Design ArquitecturaHybridARMIPS, start of the top module:
module ArquitecturaHybridARMIPS(input logic clk, reset,
										  output logic [31:0] imem_addr,
										  input logic [31:0] imem_rdata,
										  output logic [31:0] mem_addr,
										  output logic dmem_we,
										  output logic [31:0] dmem_wdata,
										  input logic [31:0] dmem_rdata,
										  output logic pmem_we,
										  output logic [1:0] pmem_wdata,
										  input logic [1:0] pmem_rdata,
										  output logic rf_we,
										  output logic [3:0] rf_waddr,
										  output logic [31:0] rf_wdata);
	logic enable;
	logic [31:0] inDE, PC, DataWrite, PCalu, IOIn, outFE;
	logic [3:0] Rd;
	logic PCSrc, RegWrite;
	logic [117:0] outDE, inEXE;
	logic [74:0] outEXE, inMEM;
	logic [104:0] outMEM, inWB;
	assign enable = 1'b1;
	assign IOIn = 32'b0;
	assign imem_addr = PC;
	assign mem_addr = inMEM[31:0];
	assign dmem_we = inMEM[72];
	assign dmem_wdata = inMEM[63:32];
	assign pmem_we = inMEM[73];
	assign pmem_wdata = inMEM[33:32];
	assign rf_we = RegWrite;
	assign rf_waddr = Rd;
	assign rf_wdata = DataWrite;
	Fetch #(32) IF (clk, reset, PCSrc,
		  		   DataWrite,
				   imem_rdata,
				   outFE, PC);
	Decode #(32) DE (inDE, PC, DataWrite,
					 Rd,
					 clk, reset, RegWrite,
					 outDE[95:64], outDE[63:32], outDE[31:0],  
					 outDE[99:96],  
					 outDE[100], outDE[101], outDE[102], outDE[103], outDE[104],  
					 outDE[105], outDE[106], outDE[107], outDE[108],   
					 outDE[112:109],  
					 outDE[115:113],  
					 outDE[117:116]);  
	Execute #(32) EXE (inEXE[100], inEXE[101], inEXE[102], inEXE[103], inEXE[104],  
					  inEXE[105], inEXE[106], inEXE[107], inEXE[108],  
					  clk, reset,
					  inEXE[117:116],  
					  inEXE[112:109],  
					  inEXE[115:113],  
  ...
Size: ~5300 cells after synthesis, roughly 840 flip-flops, ~210 I/O pins, about 50000 sq um of cells after synthesis.
Settings: LEC_CHECK=0, CAP_MARGIN=20, CORE_MARGIN=2, CORE_UTILIZATION=72, CTS_CLUSTER_SIZE=61, MAX_ROUTING_LAYER=met4, PLACE_DENSITY_LB_ADDON=0.01, SETUP_SLACK_MARGIN=3.41, SLEW_MARGIN=20; clock period 11.9 ns.
run.sh (not shown) runs the stock make flow with config.mk's settings and CLKGATE_MAP_FILE=.
The first run ended with an error in global routing (5_1_grt).
Change:
- CORE_UTILIZATION: 72 -> 66
- CTS_CLUSTER_SIZE: 61 -> default
- PLACE_DENSITY_LB_ADDON: 0.01 -> default
- SETUP_SLACK_MARGIN: 3.41 -> default
- clock period: 11.9 -> 11.0 ns (I/O delays scaled with it)
Now the flow finished with setup timing left.
Die area rose by a little under a tenth.
Synthesized cell count stays the same.
Synthesized area does not change.
Change:
- CORE_UTILIZATION: 66 -> 40
- CTS_CLUSTER_DIAMETER: default -> 280
- MAX_ROUTING_LAYER: met4 -> default
- clock period: 11.0 -> 20.8 ns (I/O delays scaled with it)
The new run completed without violations. Worst setup slack gets better by 7.2 ns. Sequential power decreases by 47%. Global-route usage decreases by 24 points. Core utilization decreases by 30 points. Non-clock buffer count decreases by 103. Clock-buffer cell count increases by 25. Clock skew decreases by 0.076 ns. Via count decreases by 11%. Final cell count increases by 9.0%.
Change:
- CORE_UTILIZATION: 40 -> 58
- CTS_CLUSTER_DIAMETER: 280 -> default
- SETUP_SLACK_MARGIN: default -> 0.87
- clock period: 20.8 -> 8.14 ns (I/O delays scaled with it)
=> The changed run finished but failed the layout checks on setup timing; count of clock-buffer cells in the layout is lower by 16; fmax went up by 19%; power goes up to 2.7 times its value; synthesized cell count stays the same; worst setup slack got worse by 10 ns; sequential power went up to 2.5 times its value; die size shrinks by 31%; via count grows by 5.9%.
Change:
- CORE_UTILIZATION: 58 -> 68
- CTS_CLUSTER_SIZE: default -> 31
- MAX_ROUTING_LAYER: default -> met4
- SETUP_SLACK_MARGIN: 0.87 -> default
- clock period: 8.14 -> 12.5 ns (I/O delays scaled with it)
The changed run never finished: it broke off in global routing (5_1_grt), error GRT-0232.
Die area goes down by about a fifth.
Area after synthesis is unchanged.
Synthesized cell count is unchanged.
Change:
- CORE_UTILIZATION: 68 -> 57
- CTS_CLUSTER_SIZE: 31 -> default
- MAX_ROUTING_LAYER: met4 -> default
- SETUP_SLACK_MARGIN: default -> 1.91
- clock period: 12.5 -> 7.83 ns (I/O delays scaled with it)
Now the flow completed, yet does not pass: setup timing.
Synthesized cell count stays the same.
Die size climbs by about a fifth.
Synthesized area is unchanged.

* * *

Setup of Q:
ArquitecturaHybridARMIPS again, from the RTL that the note above started with.
clock: 7.77 ns
lec_check: 0
abc_area: 0
cap_margin: 40
cell_pad_in_sites_detail_placement: 1
core_aspect_ratio: 1.42
core_margin: 2
core_utilization: 40
cts_cluster_diameter: 307
gpl_routability_driven: 0
hold_slack_margin: 0.2
max_routing_layer: met4
min_routing_layer: met2
place_density: 0.83
slew_margin: 0
Tool error GRT-0116 stopped Q during global routing (5_1_grt); no final results.
Relative to Q, the following input files were edited for P:
Settings: removing HOLD_SLACK_MARGIN (formerly 0.2); changing SLEW_MARGIN from 0 to 20; setting CTS_CLUSTER_SIZE to 61 for the first time; removing ABC_AREA (formerly 0); removing CTS_CLUSTER_DIAMETER (formerly 307); changing CAP_MARGIN from 40 to 20; changing CORE_UTILIZATION from 40 to 66; removing CELL_PAD_IN_SITES_DETAIL_PLACEMENT (formerly 1); removing CORE_ASPECT_RATIO (formerly 1.42); removing GPL_ROUTABILITY_DRIVEN (formerly 0); removing PLACE_DENSITY (formerly 0.83); removing MIN_ROUTING_LAYER (formerly met2); changing the clock period (ns, I/O delays scaled along) from 7.77 to 12.5.
### Flow results
- P: aborted in global routing (5_1_grt) (tool error)
- Side by side, number of cells in the design after placement turned out lower in P than in Q.
- [compare] base=Q new=P: TritonCTS sink count held steady, die height fell by about 34%.
- Total die area ends up higher on Q.
- Q -> P: area fraction in compound gates delta 0, exact match
- When P is measured against Q, its horizontal die dimension turns out about 7% lower.
- [P] detailed-placement wirelength estimate fell 23,000 um relative to Q
- Going from Q to P, the post-placement setup slack was found to have gone up by 5.42 ns.

* * *

onyx:
ArquitecturaHybridARMIPS again, from the RTL that the note above started with.
export LEC_CHECK = 0
export ABC_AREA = 0
export CAP_MARGIN = 25
export CELL_PAD_IN_SITES_DETAIL_PLACEMENT = 0
export CORE_ASPECT_RATIO = 1.97
export CORE_MARGIN = 10
export CORE_UTILIZATION = 41
export CTS_CLUSTER_DIAMETER = 243
export CTS_CLUSTER_SIZE = 99
export GPL_ROUTABILITY_DRIVEN = 0
export GPL_TIMING_DRIVEN = 1
export MAX_ROUTING_LAYER = met5
export MIN_ROUTING_LAYER = met2
export PLACE_DENSITY_LB_ADDON = 0.15
export SLEW_MARGIN = 35
export TNS_END_PERCENT = 20
create_clock -name core_clock -period 14.9 [get_ports {clk}]
Seen in the log of onyx: GRT-0116 during 5_1_grt, after which the run never completed.
> inputs changed (onyx -> pepper)
Settings: TNS_END_PERCENT no longer set, was 20; CTS_CLUSTER_SIZE no longer set, was 99; MIN_ROUTING_LAYER no longer set, was met2; CTS_CLUSTER_DIAMETER no longer set, was 243; MAX_ROUTING_LAYER no longer set, was met5; ABC_AREA no longer set, was 0; SLEW_MARGIN now 20, was 35; CELL_PAD_IN_SITES_DETAIL_PLACEMENT no longer set, was 0; GPL_TIMING_DRIVEN no longer set, was 1; CORE_ASPECT_RATIO no longer set, was 1.97; GPL_ROUTABILITY_DRIVEN no longer set, was 0; CORE_UTILIZATION now 27, was 41; PLACE_DENSITY_LB_ADDON no longer set, was 0.15; CAP_MARGIN now 20, was 25; CORE_MARGIN now 5, was 10; the clock period (ns, I/O delays scaled along) now 16.3, was 14.9.
## What came out
- Going from onyx to pepper, complex-gate fraction of the synthesized area shows no meaningful change, chip area line of the yosys report shows no meaningful change, cell count after placement shows an increase of 905, maximum buffer depth of the clock tree shows no meaningful change, die span in y shows a reduction of 14%.
- In the tables for pepper and onyx, placed instance area reads higher with pepper.
- pepper finished every stage and its layout cleared the timing, DRC and antenna checks.
- Compared to onyx, pepper has die area about 40% higher.
- Between onyx and pepper, share of the core filled by cells before placement decreased.
- Of the two candidates, onyx has the worse detailed placer's ending HPWL and pepper the better one.
Setup changes, pepper to sierra
Settings: changing CORE_UTILIZATION from 27 to 71; changing CORE_MARGIN from 5 to 2; setting CTS_CLUSTER_SIZE to 18 for the first time; changing the clock period (ns, I/O delays scaled along) from 16.3 to 12.5.
==> comparison <==
Re number of synthesized register bits: no difference whatsoever between pepper and sierra. From sierra to pepper, number of synthesized flops with an enable pin did not move at all. Compared sierra against pepper; total cells reported by yosys after synthesis within noise. Comparing sierra and pepper, number of buffers added by the clock tree synthesis step is lower on sierra. The chip width of sierra is lower than that of pepper. Diff pepper..sierra | compound-cell area share of the yosys netlist | unchanged. sierra | ERROR | 5_1_grt. Row area of the die: sierra lower / pepper higher.

* * *

ArquitecturaHybridARMIPS again, from the RTL that the note above started with.
==> flow/config.mk <==
export PLATFORM = sky130hd
export DESIGN_NAME = ArquitecturaHybridARMIPS
export DESIGN_NICKNAME = ArquitecturaHybridARMIPS
export VERILOG_FILES = /design/flow/design.v
export SDC_FILE = /design/flow/constraint.sdc
export NUM_CORES = 4
export LEC_CHECK = 0
export ABC_AREA = 0
export CAP_MARGIN = 20
export CELL_PAD_IN_SITES_DETAIL_PLACEMENT = 0
export CORE_ASPECT_RATIO = 1.01
export CORE_MARGIN = 2
export CORE_UTILIZATION = 70
export CTS_CLUSTER_SIZE = 77
export GPL_TIMING_DRIVEN = 1
export MAX_ROUTING_LAYER = met5
export SLEW_MARGIN = 20
export TNS_END_PERCENT = 20
==> flow/constraint.sdc <==
create_clock -name core_clock -period 11.6 [get_ports {clk}]
set_input_delay 2.3200 -clock core_clock [delete_from_list [all_inputs] [get_ports {clk}]]
set_output_delay 2.3200 -clock core_clock [all_outputs]
set_load 0.01 [all_outputs]
The first run aborted during 5_1_grt with GRT-0232.
==> next run, changes <==
- ABC_AREA: 0 -> unset
- CELL_PAD_IN_SITES_DETAIL_PLACEMENT: 0 -> unset
- CORE_ASPECT_RATIO: 1.01 -> unset
- CORE_MARGIN: 2 -> 5
- CORE_UTILIZATION: 70 -> 28
- CTS_CLUSTER_SIZE: 77 -> unset
- GPL_TIMING_DRIVEN: 1 -> unset
- MAX_ROUTING_LAYER: met5 -> unset
- TNS_END_PERCENT: 20 -> unset
- clock period: 11.6 -> 13.7 ns (I/O delays scaled with it)
After rerunning: This time the run passed the timing, DRC and antenna checks; die size is higher to 2.5 times its value; area after synthesis does not change; synthesized cell count does not change.
==> next run, changes <==
- CORE_MARGIN: 5 -> 2
- CORE_UTILIZATION: 28 -> 58
- MAX_ROUTING_LAYER: unset -> met4
- clock period: 13.7 -> 10.5 ns (I/O delays scaled with it)
After rerunning: This time the run reached the layout checks and failed them: setup timing. Count of clock-buffer cells in the layout decreases by 9. Sequential power went up by 30%. Cell count shrinks by 14%. Total power is higher by 34%. Setup slack degrades by 2.8 ns. Combinational power rose by about 40%. Core utilization came out higher by 34 points. Register-to-register slack is worse by 2.8 ns. Sequential share of layout area rises by 0.29 points.
==> next run, changes <==
- CORE_UTILIZATION: 58 -> 70
- SETUP_SLACK_MARGIN: unset -> 0.21
- clock period: 10.5 -> 11.0 ns (I/O delays scaled with it)
What happened: With this change the flow aborted during 5_1_grt, error ODB-0269. Synthesized area does not change. Die area is lower by 17%. Synthesized cell count does not change.
==> next run, changes <==
- CORE_MARGIN: 2 -> 5
- CORE_UTILIZATION: 70 -> 40
- MAX_ROUTING_LAYER: met4 -> unset
- SETUP_SLACK_MARGIN: 0.21 -> unset
- clock period: 11.0 -> 13.7 ns (I/O delays scaled with it)
=> With this change the flow ran to the end with no violations; synthesized cell count is unchanged; die size climbs by 80%; area after synthesis is unchanged.
==> next run, changes <==
- CAP_MARGIN: 20 -> 10
- CTS_CLUSTER_DIAMETER: unset -> 150
- HOLD_SLACK_MARGIN: unset -> 0.16
- SLEW_MARGIN: 20 -> 15
- clock period: 13.7 -> 13.0 ns (I/O delays scaled with it)
Now the flow completed, yet does not pass: setup timing.
Global-route usage rises by 0.15 points.
Combinational power is higher by about 6%.
Setup slack degrades by 0.47 ns.
Synthesized cell count is unchanged.
Via count fell by 0.56%.
Total power climbs by 7.6%.
Synthesized area is unchanged.
Wire length stays flat.
Final area increases by 0.57%.
Flip-flop count is unchanged.
Power is estimated from default activity; no workload was simulated.
